## job 5029
// top
module top(clk, rst, start,i, socin1
  ,socin2
  ,socin3
  ,socin4,
  socout1
  ,socout2
  ,socout3
  ,socout4
  ,outReady);
clock: 1.77 ns
lec_check: 0
abc_area: 1
cap_margin: 15
core_aspect_ratio: 0.71
core_margin: 2
core_utilization: 72
cts_cluster_diameter: 354
cts_cluster_size: 12
hold_slack_margin: -0.0
place_density_lb_addon: 0.01
setup_slack_margin: -0.1
slew_margin: 20
tns_end_percent: 70
run.sh (not shown) runs the stock make flow with config.mk's settings and CLKGATE_MAP_FILE=.
Job 5029 failed in 5_1_grt with GRT-0232.
--- input diff job 5029..job 2394 ---
# job 5029
export LEC_CHECK = 0
export ABC_AREA = 1
export CAP_MARGIN = 15
export CORE_ASPECT_RATIO = 0.71
export CORE_MARGIN = 2
export CORE_UTILIZATION = 72
export CTS_CLUSTER_DIAMETER = 354
export CTS_CLUSTER_SIZE = 12
export HOLD_SLACK_MARGIN = -0.0
export PLACE_DENSITY_LB_ADDON = 0.01
export SETUP_SLACK_MARGIN = -0.1
export SLEW_MARGIN = 20
export TNS_END_PERCENT = 70
create_clock -name core_clock -period 1.77 [get_ports {clk}]
# job 2394
export LEC_CHECK = 0
export ABC_AREA = 1
export CAP_MARGIN = 20
export CORE_MARGIN = 2
export CORE_UTILIZATION = 72
export CTS_CLUSTER_SIZE = 26
export PLACE_DENSITY_LB_ADDON = 0.2
export SLEW_MARGIN = 20
create_clock -name core_clock -period 4.05 [get_ports {clk}]
### Flow results
Job 2394: complete, dirty (negative setup slack). Against job 5029, job 2394 reports a die boundary width that is lower. As far as number of H-tree levels goes, job 5029 and job 2394 are indistinguishable; the numbers are identical. Compared job 2394 vs job 5029, and placed instance count is down in job 2394.
## Diff of input files: job 5821 against job 2394
# job 2394
export LEC_CHECK = 0
export ABC_AREA = 1
export CAP_MARGIN = 20
export CORE_MARGIN = 2
export CORE_UTILIZATION = 72
export CTS_CLUSTER_SIZE = 26
export PLACE_DENSITY_LB_ADDON = 0.2
export SLEW_MARGIN = 20
create_clock -name core_clock -period 4.05 [get_ports {clk}]
# job 5821
export LEC_CHECK = 0
export CAP_MARGIN = 20
export CORE_MARGIN = 2
export CORE_UTILIZATION = 65
export PLACE_DENSITY = 0.6
export SLEW_MARGIN = 20
create_clock -name core_clock -period 2.67 [get_ports {clk}]
==> comparison <==
- Ran to the end and failed final checks on negative setup slack: job 5821.
- Job 2394 finished every stage; the final checks, however, were not passed, the failures being negative setup slack.
- Job 5821 vs. job 2394: total of fill cells in the finished design went up by 20%.
- Between job 2394 and job 5821, total of clock buffers placed in the layout decreased.
- Job 5821 vs job 2394 — combinational gate area climbed slightly
- Total cell area at the placement stage (higher): job 5821
- Required time of the critical path delta for job 5821 relative to job 2394: 1.42 ns lower
- Job 5821 against job 2394: cell internal power dissipation +67%, worst setup slack -1.95 ns.
## Diff of input files: job 5359 against job 5821
# job 5821
export LEC_CHECK = 0
export CAP_MARGIN = 20
export CORE_MARGIN = 2
export CORE_UTILIZATION = 65
export PLACE_DENSITY = 0.6
export SLEW_MARGIN = 20
create_clock -name core_clock -period 2.67 [get_ports {clk}]
# job 5359
export LEC_CHECK = 0
export CAP_MARGIN = 20
export CORE_MARGIN = 2
export CORE_UTILIZATION = 40
export PLACE_DENSITY = 0.6
export SLEW_MARGIN = 20
create_clock -name core_clock -period 3.0 [get_ports {clk}]
==> results <==
- Complete run, failing final checks: job 5359, reason negative setup slack.
- Diff job 5821 -> job 5359: die extent in x shows an increase of about 27%; final worst hold slack shows a reduction of 0.011 ns; proportion of power drawn by flip-flops and latches shows an increase of 1.4 points.
- Comparing job 5821 and job 5359, the higher final cell count was measured on job 5359.
- Diff job 5359..job 5821 | share of synthesized cell area in full adder, half adder and majority cells | unchanged
- Setup slack in job 5359 is larger than in job 5821.
- Job 5359: tightest slew margin relative to the limit 6.2 points below job 5821
- Total power of the final layout, job 5821 and job 5359: higher on job 5821

* * *

== north ==
top again, from the RTL that the note above started with.
==> flow/design.v (excerpt) <==
module top(clk, rst, start,i, socin1
  ,socin2
  ,socin3
  ,socin4,
  socout1
  ,socout2
  ,socout3
  ,socout4
  ,outReady);
Settings: LEC_CHECK=0, ABC_AREA=1, CAP_MARGIN=20, CELL_PAD_IN_SITES_DETAIL_PLACEMENT=1, CELL_PAD_IN_SITES_GLOBAL_PLACEMENT=1, CORE_MARGIN=5, CORE_UTILIZATION=18, CTS_CLUSTER_DIAMETER=355, HOLD_SLACK_MARGIN=0.24, SLEW_MARGIN=20; clock period 2.83 ns.
Ran to the end and failed final checks on setup timing: north.
Inputs modified between north and south:
==> flow/config.mk <==
export PLATFORM = sky130hd
export DESIGN_NAME = top
export DESIGN_NICKNAME = top
export VERILOG_FILES = /design/flow/design.v
export SDC_FILE = /design/flow/constraint.sdc
export NUM_CORES = 4
export LEC_CHECK = 0
export ABC_AREA = 1
export CAP_MARGIN = 20
export CORE_MARGIN = 2
export CORE_UTILIZATION = 72
export CTS_CLUSTER_SIZE = 31
export PLACE_DENSITY_LB_ADDON = 0.2
export SETUP_SLACK_MARGIN = 0.75
export SLEW_MARGIN = 20
==> flow/constraint.sdc <==
create_clock -name core_clock -period 2.87 [get_ports {clk}]
set_input_delay 0.5740 -clock core_clock [delete_from_list [all_inputs] [get_ports {clk}]]
set_output_delay 0.5740 -clock core_clock [all_outputs]
set_load 0.01 [all_outputs]
The layout from south, despite a flow that completed every stage, fails the layout checks, with the failing checks listed as capacitance limit, slew limit, setup timing.
Measured against each other, south and north differ in clock network fraction of design power, the lower figure coming from south.
south vs north: combinational cell area excluding buffers and inverters up
Going from north to south, number of enable-type register cells in the synthesized netlist essentially unchanged, wire length per cell after detailed routing increased 75%, clock network latency to the later pin of the worst-skew pair decreased 0.03 ns, portion of the layout cell area used by clock cells decreased 0.56 points.
Edits applied to the flow inputs when going from south to east:
--- a/flow/config.mk
+++ b/flow/config.mk
@@ -11,5 +11,5 @@
 export CORE_UTILIZATION = 72
-export CTS_CLUSTER_SIZE = 31
+export CTS_CLUSTER_DIAMETER = 53
+export CTS_CLUSTER_SIZE = 13
 export PLACE_DENSITY_LB_ADDON = 0.2
-export SETUP_SLACK_MARGIN = 0.75
 export SLEW_MARGIN = 20
==> flow/constraint.sdc <==
create_clock -name core_clock -period 3.41 [get_ports {clk}]
set_input_delay 0.6820 -clock core_clock [delete_from_list [all_inputs] [get_ports {clk}]]
set_output_delay 0.6820 -clock core_clock [all_outputs]
set_load 0.01 [all_outputs]
No crash in east: every stage finished, but the layout fails its final checks due to setup timing.
Sequential share of layout area was higher in east than in south.
Via count of the first global-routing pass in east vs south: down 1,649
Fmax ends up lower on south.
Setup slack: east more than south
Edits applied to the flow inputs when going from east to west:
--- a/flow/config.mk
+++ b/flow/config.mk
@@ -11,5 +11,5 @@
 export CORE_UTILIZATION = 72
-export CTS_CLUSTER_DIAMETER = 53
-export CTS_CLUSTER_SIZE = 13
-export PLACE_DENSITY_LB_ADDON = 0.2
+export CTS_CLUSTER_SIZE = 24
+export PLACE_DENSITY_LB_ADDON = 0.17
+export SETUP_SLACK_MARGIN = 0.45
 export SLEW_MARGIN = 20
==> flow/constraint.sdc <==
create_clock -name core_clock -period 3.89 [get_ports {clk}]
set_input_delay 0.7780 -clock core_clock [delete_from_list [all_inputs] [get_ports {clk}]]
set_output_delay 0.7780 -clock core_clock [all_outputs]
set_load 0.01 [all_outputs]
Notes after the runs:
Although it ran to completion, west produced a layout that fails the final checks because of setup timing. Taking east as the reference point, the post-detailed-placement cell area of west falls by 1.6%. east → west: part of the power in combinational logic lost 1.3 points; share of the core filled with cells lost 0.99 points. [compare] base=east new=west: final area saw a decrease; worst setup slack saw an increase. Sort west and east by number of setup buffers added after CTS, ascending, and west comes first.
Power is estimated from default activity; no workload was simulated.
